==> inputs of build 98 <==
==> flow/design.v <==
`timescale 1ns/1ps
`default_nettype none
module adder_1(a, b, c_in, sum, c_out);
input wire a, b, c_in;
output logic sum, c_out;
logic sum0;
logic sum1;
logic carry0;
logic carry1;
always_comb begin
  sum0 = a ^ b;
  sum = sum0 ^ c_in;
  carry0 = a & b;
  carry1 = sum0 & c_in;
  c_out = carry1 | carry0; 
end
endmodule
`timescale 1ns/1ps
`default_nettype none
module eight_input_adder(neighbors, sum);
input  wire [7:0] neighbors;
output logic [3:0] sum;
logic s1, c1, s2, c2, s3, c3, c4, s4, c5, c6;
adder_1 FA1 (.a(neighbors[0]), .b(neighbors[1]), .c_in(neighbors[2]), .sum(s1), .c_out(c1));
adder_1 FA2 (.a(neighbors[3]), .b(neighbors[4]), .c_in(neighbors[5]), .sum(s2), .c_out(c2));
adder_1 FA3 (.a(s1), .b(s2), .c_in(neighbors[6]), .sum(s3), .c_out(c3));
adder_1 HA1 (.a(s3), .b(neighbors[7]), .c_in(1'b0), .sum(sum[0]), .c_out(c4));
adder_1 FA4 (.a(c1), .b(c2), .c_in(c3), .sum(s4), .c_out(c5));
adder_1 HA2 (.a(s4), .b(c4), .c_in(1'b0), .sum(sum[1]), .c_out(c6));
adder_1 HA3 (.a(c5), .b(c6), .c_in(1'b0), .sum(sum[2]), .c_out(sum[3]));
endmodule
module equality_comparator(a, b, out);
input wire [3:0] a;
input wire [3:0] b;
output logic out;
logic [3:0] xor_out;
always_comb begin
    xor_out = a ^ b;
    out = ~xor_out[0] & ~xor_out[1] & ~xor_out[2] & ~xor_out[3];
end
endmodule
`default_nettype none
`timescale 1ns/1ps
module conway_cell(clk, rst, ena, state_0, state_d, state_q, neighbors);
input wire clk;
input wire rst;
input wire ena;
input wire state_0;
output logic state_d;
output logic state_q;
input wire [7:0] neighbors;
logic [3:0] sum;
eight_input_adder eight_input_adder_inst (.neighbors(neighbors), .sum(sum));
logic three_neighbors;
logic two_neighbors;
logic two_or_three_neighbors;
equality_comparator two_neighbors_comparator (.a(sum), .b(4'b0010), .out(two_neighbors));
equality_comparator three_neighbors_comparator (.a(sum), .b(4'b0011), .out(three_neighbors));
always_comb begin
	two_or_three_neighbors = three_neighbors | two_neighbors;
	state_d = (~ state_q & three_neighbors) | (state_q & two_or_three_neighbors);
end
always_ff @(posedge clk) begin : delay
	state_q <= rst ? state_0 : (ena ? state_d : state_q);
end 
endmodule
`default_nettype none  
module main(clk, rst, ena, state_0, cells);
parameter N = 16;  
parameter M = N + 2;  
input wire clk;
input wire rst;
input wire ena;
input wire [N*N-1:0] state_0;
output logic [N*N-1:0] cells;
wire [M*M-1:0] bordered_cells_q;  
wire [M*M-1:0] bordered_cells_d;
logic [M*M-1:0] bordered_cells_0;  
function int cell_index(int i, int j);
  cell_index = M*j + i;
endfunction
generate
  genvar i;
  genvar j;
  for (i = 0; i < M; i = i + 1) begin : cells_x
    for (j = 0; j < M; j = j + 1) begin : cells_y
      if ( (i > 0) && (i < (M-1)) && (j > 0) && (j < (M-1)) ) begin
        assign bordered_cells_0[cell_index(i, j)] = state_0[N*(j-1) + (i-1)];
        conway_cell CELL(
          .clk(clk), .rst(rst), .ena(ena),
          .neighbors({
            bordered_cells_q[cell_index(i-1, j-1)],
            bordered_cells_q[cell_index(i-1, j  )],
            bordered_cells_q[cell_index(i-1, j+1)],
            bordered_cells_q[cell_index(i  , j+1)],
            bordered_cells_q[cell_index(i+1, j+1)],
            bordered_cells_q[cell_index(i+1, j  )],
            bordered_cells_q[cell_index(i+1, j-1)],
            bordered_cells_q[cell_index(i  , j-1)]
          }),
          .state_0(bordered_cells_0[cell_index(i, j)]),
          .state_d(bordered_cells_d[cell_index(i, j)]),
          .state_q(bordered_cells_q[cell_index(i, j)])
        );
      end else begin  
        assign bordered_cells_0[cell_index(i,j)] = 1'b0;
        assign bordered_cells_q[cell_index(i,j)] = bordered_cells_0[cell_index(i,j)];
        assign bordered_cells_d[cell_index(i,j)] = 0;
      end
    end
  end
  for (i = 0; i < N; i = i + 1) begin : unborder
    always_comb begin
        cells[N*(i+1)-1:N*i] = bordered_cells_q[M*(i+2)-2:M*(i+1)+1];
    end
  end
endgenerate
endmodule
`default_nettype wire  
==> flow/run.sh <==
#!/bin/bash
# the make line also repeats each setting of config.mk as NAME=value (left out here)
make -C /OpenROAD-flow-scripts/flow DESIGN_CONFIG=/design/flow/config.mk WORK_HOME=/design/flow/orfs CLKGATE_MAP_FILE= finish
==> flow/config.mk <==
export PLATFORM = sky130hd
export DESIGN_NAME = main
export DESIGN_NICKNAME = main
export VERILOG_FILES = /design/flow/design.v
export SDC_FILE = /design/flow/constraint.sdc
export NUM_CORES = 4
export LEC_CHECK = 0
export CAP_MARGIN = 30
export CORE_MARGIN = 2
export CORE_UTILIZATION = 68
export CTS_CLUSTER_DIAMETER = 30
export CTS_CLUSTER_SIZE = 34
export MAX_ROUTING_LAYER = met4
export MIN_ROUTING_LAYER = met1
export SLEW_MARGIN = 20
==> flow/constraint.sdc <==
create_clock -name core_clock -period 3.24 [get_ports {clk}]
set_input_delay 0.6480 -clock core_clock [delete_from_list [all_inputs] [get_ports {clk}]]
set_output_delay 0.6480 -clock core_clock [all_outputs]
set_load 0.01 [all_outputs]
==> inputs of trial 82, as changes to build 98 <==
--- a/flow/config.mk
+++ b/flow/config.mk
@@ -7,9 +7,10 @@
 export LEC_CHECK = 0
 export CAP_MARGIN = 30
 export CORE_MARGIN = 2
-export CORE_UTILIZATION = 68
-export CTS_CLUSTER_DIAMETER = 30
+export CORE_UTILIZATION = 72
+export CTS_CLUSTER_DIAMETER = 29
 export CTS_CLUSTER_SIZE = 34
 export MAX_ROUTING_LAYER = met4
 export MIN_ROUTING_LAYER = met1
+export PLACE_DENSITY = 0.64
 export SLEW_MARGIN = 20
==> flow/constraint.sdc (replaced) <==
create_clock -name core_clock -period 2.23 [get_ports {clk}]
set_input_delay 0.4460 -clock core_clock [delete_from_list [all_inputs] [get_ports {clk}]]
set_output_delay 0.4460 -clock core_clock [all_outputs]
set_load 0.01 [all_outputs]
==> inputs of build 68, as changes to build 98 <==
==> flow/config.mk (replaced) <==
export PLATFORM = sky130hd
export DESIGN_NAME = main
export DESIGN_NICKNAME = main
export VERILOG_FILES = /design/flow/design.v
export SDC_FILE = /design/flow/constraint.sdc
export NUM_CORES = 4
export LEC_CHECK = 0
export CAP_MARGIN = 20
export CORE_MARGIN = 2
export CORE_UTILIZATION = 52
export PLACE_DENSITY = 0.6
export SLEW_MARGIN = 20
==> flow/constraint.sdc (replaced) <==
create_clock -name core_clock -period 6.99 [get_ports {clk}]
set_input_delay 1.3980 -clock core_clock [delete_from_list [all_inputs] [get_ports {clk}]]
set_output_delay 1.3980 -clock core_clock [all_outputs]
set_load 0.01 [all_outputs]
==> inputs of trial 30, as changes to build 98 <==
==> flow/config.mk (replaced) <==
export PLATFORM = sky130hd
export DESIGN_NAME = main
export DESIGN_NICKNAME = main
export VERILOG_FILES = /design/flow/design.v
export SDC_FILE = /design/flow/constraint.sdc
export NUM_CORES = 4
export LEC_CHECK = 0
export CAP_MARGIN = 20
export CORE_MARGIN = 2
export CORE_UTILIZATION = 63
export MAX_ROUTING_LAYER = met4
export PLACE_DENSITY = 0.6
export SLEW_MARGIN = 35
==> flow/constraint.sdc (replaced) <==
create_clock -name core_clock -period 3.1 [get_ports {clk}]
set_input_delay 0.6200 -clock core_clock [delete_from_list [all_inputs] [get_ports {clk}]]
set_output_delay 0.6200 -clock core_clock [all_outputs]
set_load 0.01 [all_outputs]
==> flow_metrics.env <==
# source this file to load flow results
export IMPL_placementRows=103
export IMPL_dp_cells=6915
export IMPL_die_y_um=285
export IMPL_final_setup_viol_count=197
export IMPL_final_setup_worst_slack_ns=-0.319
export IMPL_status="failed layout checks"
export IMPL_htree_levels=2
export IMPL_fp_util_pct=63.4
export IMPL_grtUsageMet1_pct=39.7
export IMPL_so_violations="setup timing"
The numbers above come from trial 30.

==> flow_metrics.env <==
# source this file to load flow results
export IMPL_status="did not finish"
export IMPL_haltStage="5_1_grt"
export IMPL_first_error="[ERROR GRT-0232] Routing congestion too high. Check the congestion heatmap in the GUI."
export IMPL_fp_util_pct=68.5
export IMPL_dp_cells=6729
export IMPL_grtUsageMet1_pct=86.1
export IMPL_placementRows=99
export IMPL_htree_levels=3
The numbers above come from build 98.

==> flow_metrics.env <==
# source this file to load flow results
export IMPL_die_y_um=314
export IMPL_htree_levels=2
export IMPL_grtUsageMet1_pct=32.0
export IMPL_final_setup_viol_count=0
export IMPL_placementRows=113
export IMPL_fp_util_pct=52.5
export IMPL_final_setup_worst_slack_ns=3.32
export IMPL_nMultiInputCombCells=2672
export IMPL_status="complete, no violations"
The numbers above come from build 68.

==> flow_metrics.env <==
# source this file to load flow results
export IMPL_first_error="[ERROR GRT-0116] Global routing finished with congestion. Check the congestion regions in the DRC Viewer."
export IMPL_placementRows=96
export IMPL_haltStage="5_1_grt"
export IMPL_status="did not finish"
export IMPL_grtUsageMet1_pct=74.6
export IMPL_htree_levels=3
export IMPL_die_y_um=267
The numbers above come from trial 82.


---

==> inputs of trial 35 <==
Starts from the design.v that is shown in full above.
Settings: LEC_CHECK=0, CAP_MARGIN=20, CORE_MARGIN=2, CORE_UTILIZATION=45, PLACE_DENSITY=0.6, SLEW_MARGIN=20; clock period 3.66 ns.
run.sh (not shown) runs the stock make flow with config.mk's settings and CLKGATE_MAP_FILE=.
==> build 2 (differences from trial 35) <==
==> flow/config.mk (replaced) <==
export PLATFORM = sky130hd
export DESIGN_NAME = main
export DESIGN_NICKNAME = main
export VERILOG_FILES = /design/flow/design.v
export SDC_FILE = /design/flow/constraint.sdc
export NUM_CORES = 4
export LEC_CHECK = 0
export CAP_MARGIN = 0
export CORE_MARGIN = 2
export CORE_UTILIZATION = 72
export CTS_CLUSTER_DIAMETER = 68
export CTS_CLUSTER_SIZE = 34
export MIN_ROUTING_LAYER = met1
export SETUP_SLACK_MARGIN = 0.85
export SLEW_MARGIN = 20
==> flow/constraint.sdc (replaced) <==
create_clock -name core_clock -period 3.24 [get_ports {clk}]
set_input_delay 0.6480 -clock core_clock [delete_from_list [all_inputs] [get_ports {clk}]]
set_output_delay 0.6480 -clock core_clock [all_outputs]
set_load 0.01 [all_outputs]
==> comparison <==
- Trial 35 completed with no timing, DRC or antenna violations. Build 2 did not get past global routing (5_1_grt) (DPL-0038).
- In synthesized cell count, build 2 and trial 35 do not differ.
- In synthesized area, trial 35 and build 2 do not differ.
- Die area: trial 35 is higher than build 2 (59%).
